==> flow/design.v (excerpt) <==
module fp32mult (
    input  wire [31:0] x1,
    input  wire [31:0] x2,
    input  wire        en,
    input  wire        rst,
    input  wire        clk,
    output wire [31:0] y,
    output wire        ready
);
For scale: about 98 flip-flops.
make LEC_CHECK=0 ABC_AREA=1 CAP_MARGIN=35 CORE_ASPECT_RATIO=0.74 CORE_MARGIN=2 CORE_UTILIZATION=72 CTS_CLUSTER_DIAMETER=340 CTS_CLUSTER_SIZE=99 GPL_ROUTABILITY_DRIVEN=1 HOLD_SLACK_MARGIN=0.29 MAX_ROUTING_LAYER=met5 MIN_ROUTING_LAYER=met1 PLACE_DENSITY=0.64 SETUP_SLACK_MARGIN=2.34 SLEW_MARGIN=20 TNS_END_PERCENT=95 finish   # period 9.49 ns
run.sh (not shown) runs the stock make flow with config.mk's settings and CLKGATE_MAP_FILE=.
Next try:
ABC_AREA = not set   (was 1)
CORE_ASPECT_RATIO = not set   (was 0.74)
CORE_UTILIZATION = 68   (was 72)
CTS_CLUSTER_DIAMETER = 196   (was 340)
CTS_CLUSTER_SIZE = 100   (was 99)
HOLD_SLACK_MARGIN = not set   (was 0.29)
MAX_ROUTING_LAYER = not set   (was met5)
PLACE_DENSITY = not set   (was 0.64)
SETUP_SLACK_MARGIN = not set   (was 2.34)
TNS_END_PERCENT = 10   (was 95)
clock period = 12.4 ns   (was 9.49 ns; I/O delays follow)
Effect:
- cell area goes down by 7.1%
- global-route usage fell by 7.4 points
- non-clock buffer count fell by 7
- worst setup slack gains 1500 ps
- wire length drops by about 18%
- clock-buffer cell count goes up by 1
Next try:
CORE_UTILIZATION = 71   (was 68)
CTS_CLUSTER_DIAMETER = not set   (was 196)
CTS_CLUSTER_SIZE = not set   (was 100)
PLACE_DENSITY_LB_ADDON = 0.02   (was not set)
TNS_END_PERCENT = 95   (was 10)
clock period = 7.19 ns   (was 12.4 ns; I/O delays follow)
Result: Maximum frequency rose by 19%. Core utilization grows by 7.9 points. Flip-flop count does not change. Worst hold slack got worse by 5.9 ps. Setup slack loses 3900 ps. Register-to-register slack degrades by 3900 ps.
Next try:
CAP_MARGIN = 20   (was 35)
CORE_UTILIZATION = 40   (was 71)
GPL_ROUTABILITY_DRIVEN = not set   (was 1)
MIN_ROUTING_LAYER = not set   (was met1)
PLACE_DENSITY_LB_ADDON = not set   (was 0.02)
TNS_END_PERCENT = not set   (was 95)
clock period = 8.69 ns   (was 7.19 ns; I/O delays follow)
Final cell count increases by 6.8%.
Via count decreases by 6.8%.
Cell area decreases by 5.1%.
Next try:
clock period = 10.0 ns   (was 8.69 ns; I/O delays follow)
Global-route usage came out lower by 0.52 points.
Via count hardly moves.
Hold slack gets better by 4.7 ps.
Setup slack gets better by 880 ps.
Routed wire length came out lower by a few percent.

---

## run 1
Starting RTL as in the previous note.
export LEC_CHECK = 0
export CAP_MARGIN = 20
export CORE_ASPECT_RATIO = 0.5
export CORE_MARGIN = 2
export CORE_UTILIZATION = 72
export CTS_CLUSTER_DIAMETER = 371
export CTS_CLUSTER_SIZE = 95
export PLACE_DENSITY = 0.38
export SLEW_MARGIN = 20
export TNS_END_PERCENT = 10
create_clock -name core_clock -period 5.19 [get_ports {clk}]
Run 1 had finished all stages when the layout checks came back failing, citing setup timing.
For run 2, these inputs were changed with respect to run 1:
# run 1
export LEC_CHECK = 0
export CAP_MARGIN = 20
export CORE_ASPECT_RATIO = 0.5
export CORE_MARGIN = 2
export CORE_UTILIZATION = 72
export CTS_CLUSTER_DIAMETER = 371
export CTS_CLUSTER_SIZE = 95
export PLACE_DENSITY = 0.38
export SLEW_MARGIN = 20
export TNS_END_PERCENT = 10
create_clock -name core_clock -period 5.19 [get_ports {clk}]
# run 2
export LEC_CHECK = 0
export CAP_MARGIN = 20
export CORE_MARGIN = 2
export CORE_UTILIZATION = 72
export CTS_CLUSTER_SIZE = 33
export PLACE_DENSITY_LB_ADDON = 0.08
export SLEW_MARGIN = 20
create_clock -name core_clock -period 6.81 [get_ports {clk}]
Results
- Comparing run 1 and run 2, met3 track demand over resource in global routing is higher on run 1.
- Worst hold slack delta (run 1 -> run 2): insignificant
- Ran to the end and failed final checks on setup timing: run 1.
- Run 2 completed end to end; final checks failed (setup timing).
- Compared with run 1, in run 2 maximum frequency went down about 1.8%; setup slack went up 1.49 ns.
[inputs] run 3 vs run 2
# run 2
export LEC_CHECK = 0
export CAP_MARGIN = 20
export CORE_MARGIN = 2
export CORE_UTILIZATION = 72
export CTS_CLUSTER_SIZE = 33
export PLACE_DENSITY_LB_ADDON = 0.08
export SLEW_MARGIN = 20
create_clock -name core_clock -period 6.81 [get_ports {clk}]
# run 3
export LEC_CHECK = 0
export CAP_MARGIN = 20
export CORE_MARGIN = 2
export CORE_UTILIZATION = 65
export SLEW_MARGIN = 20
create_clock -name core_clock -period 6.78 [get_ports {clk}]
==> results <==
- Of run 3 and run 2, not a single run came through the flow clean.
- Run 2 finished all stages; however, its layout fails the closing checks, the failures being setup timing.
- Run 3 finished all stages; layout check result: FAIL, due to setup timing.
- Run 3 vs. run 2: arrival time at the worst endpoint went down by 0.15 ns.
- Final cell count: run 3 higher than run 2
- Going from run 2 to run 3, fraction of the cycle the final worst path needs down 2.9 points; first-iteration DRC count down 1038; chip area up 3500 um2.
- Run 2 → run 3: per-cell via count in the routed design lower; post-detailed-placement half-perimeter wirelength higher.
- Relative to run 2, highest clock rate has increased by about 3.2% in run 3.
- Side by side, via count of the first global-routing pass turned out lower in run 3 than in run 2.
- On sequential cell area share, run 3 and run 2 are neck and neck.
Relative to run 3, the following input files were edited for run 4:
# run 3
export LEC_CHECK = 0
export CAP_MARGIN = 20
export CORE_MARGIN = 2
export CORE_UTILIZATION = 65
export SLEW_MARGIN = 20
create_clock -name core_clock -period 6.78 [get_ports {clk}]
# run 4
export LEC_CHECK = 0
export CAP_MARGIN = 20
export CORE_MARGIN = 2
export CORE_UTILIZATION = 72
export MAX_ROUTING_LAYER = met4
export PLACE_DENSITY_LB_ADDON = 0.06
export SLEW_MARGIN = 20
create_clock -name core_clock -period 6.78 [get_ports {clk}]
==> results <==
- Run 4 finished all stages; layout check result: FAIL, due to setup timing.
- Run 3 → run 4: setup slack after layout has decreased, placement-stage cell area has remained practically unchanged, register clock-pin slew on the reported worst setup and hold paths has decreased.
- Run 4 against run 3; die area is down by a little under 10%.
- The run showing the greater post-CTS setup buffer count is run 4.
- Logic gate fraction of the total cell area: higher on run 3
- Between run 4 and run 3, it is run 4 whose met3 wirelength from detailed routing is higher, by about 90%.
- The run with more routed wire is run 4, not run 3.
- Number of diodes: run 4 vs run 3 up 3
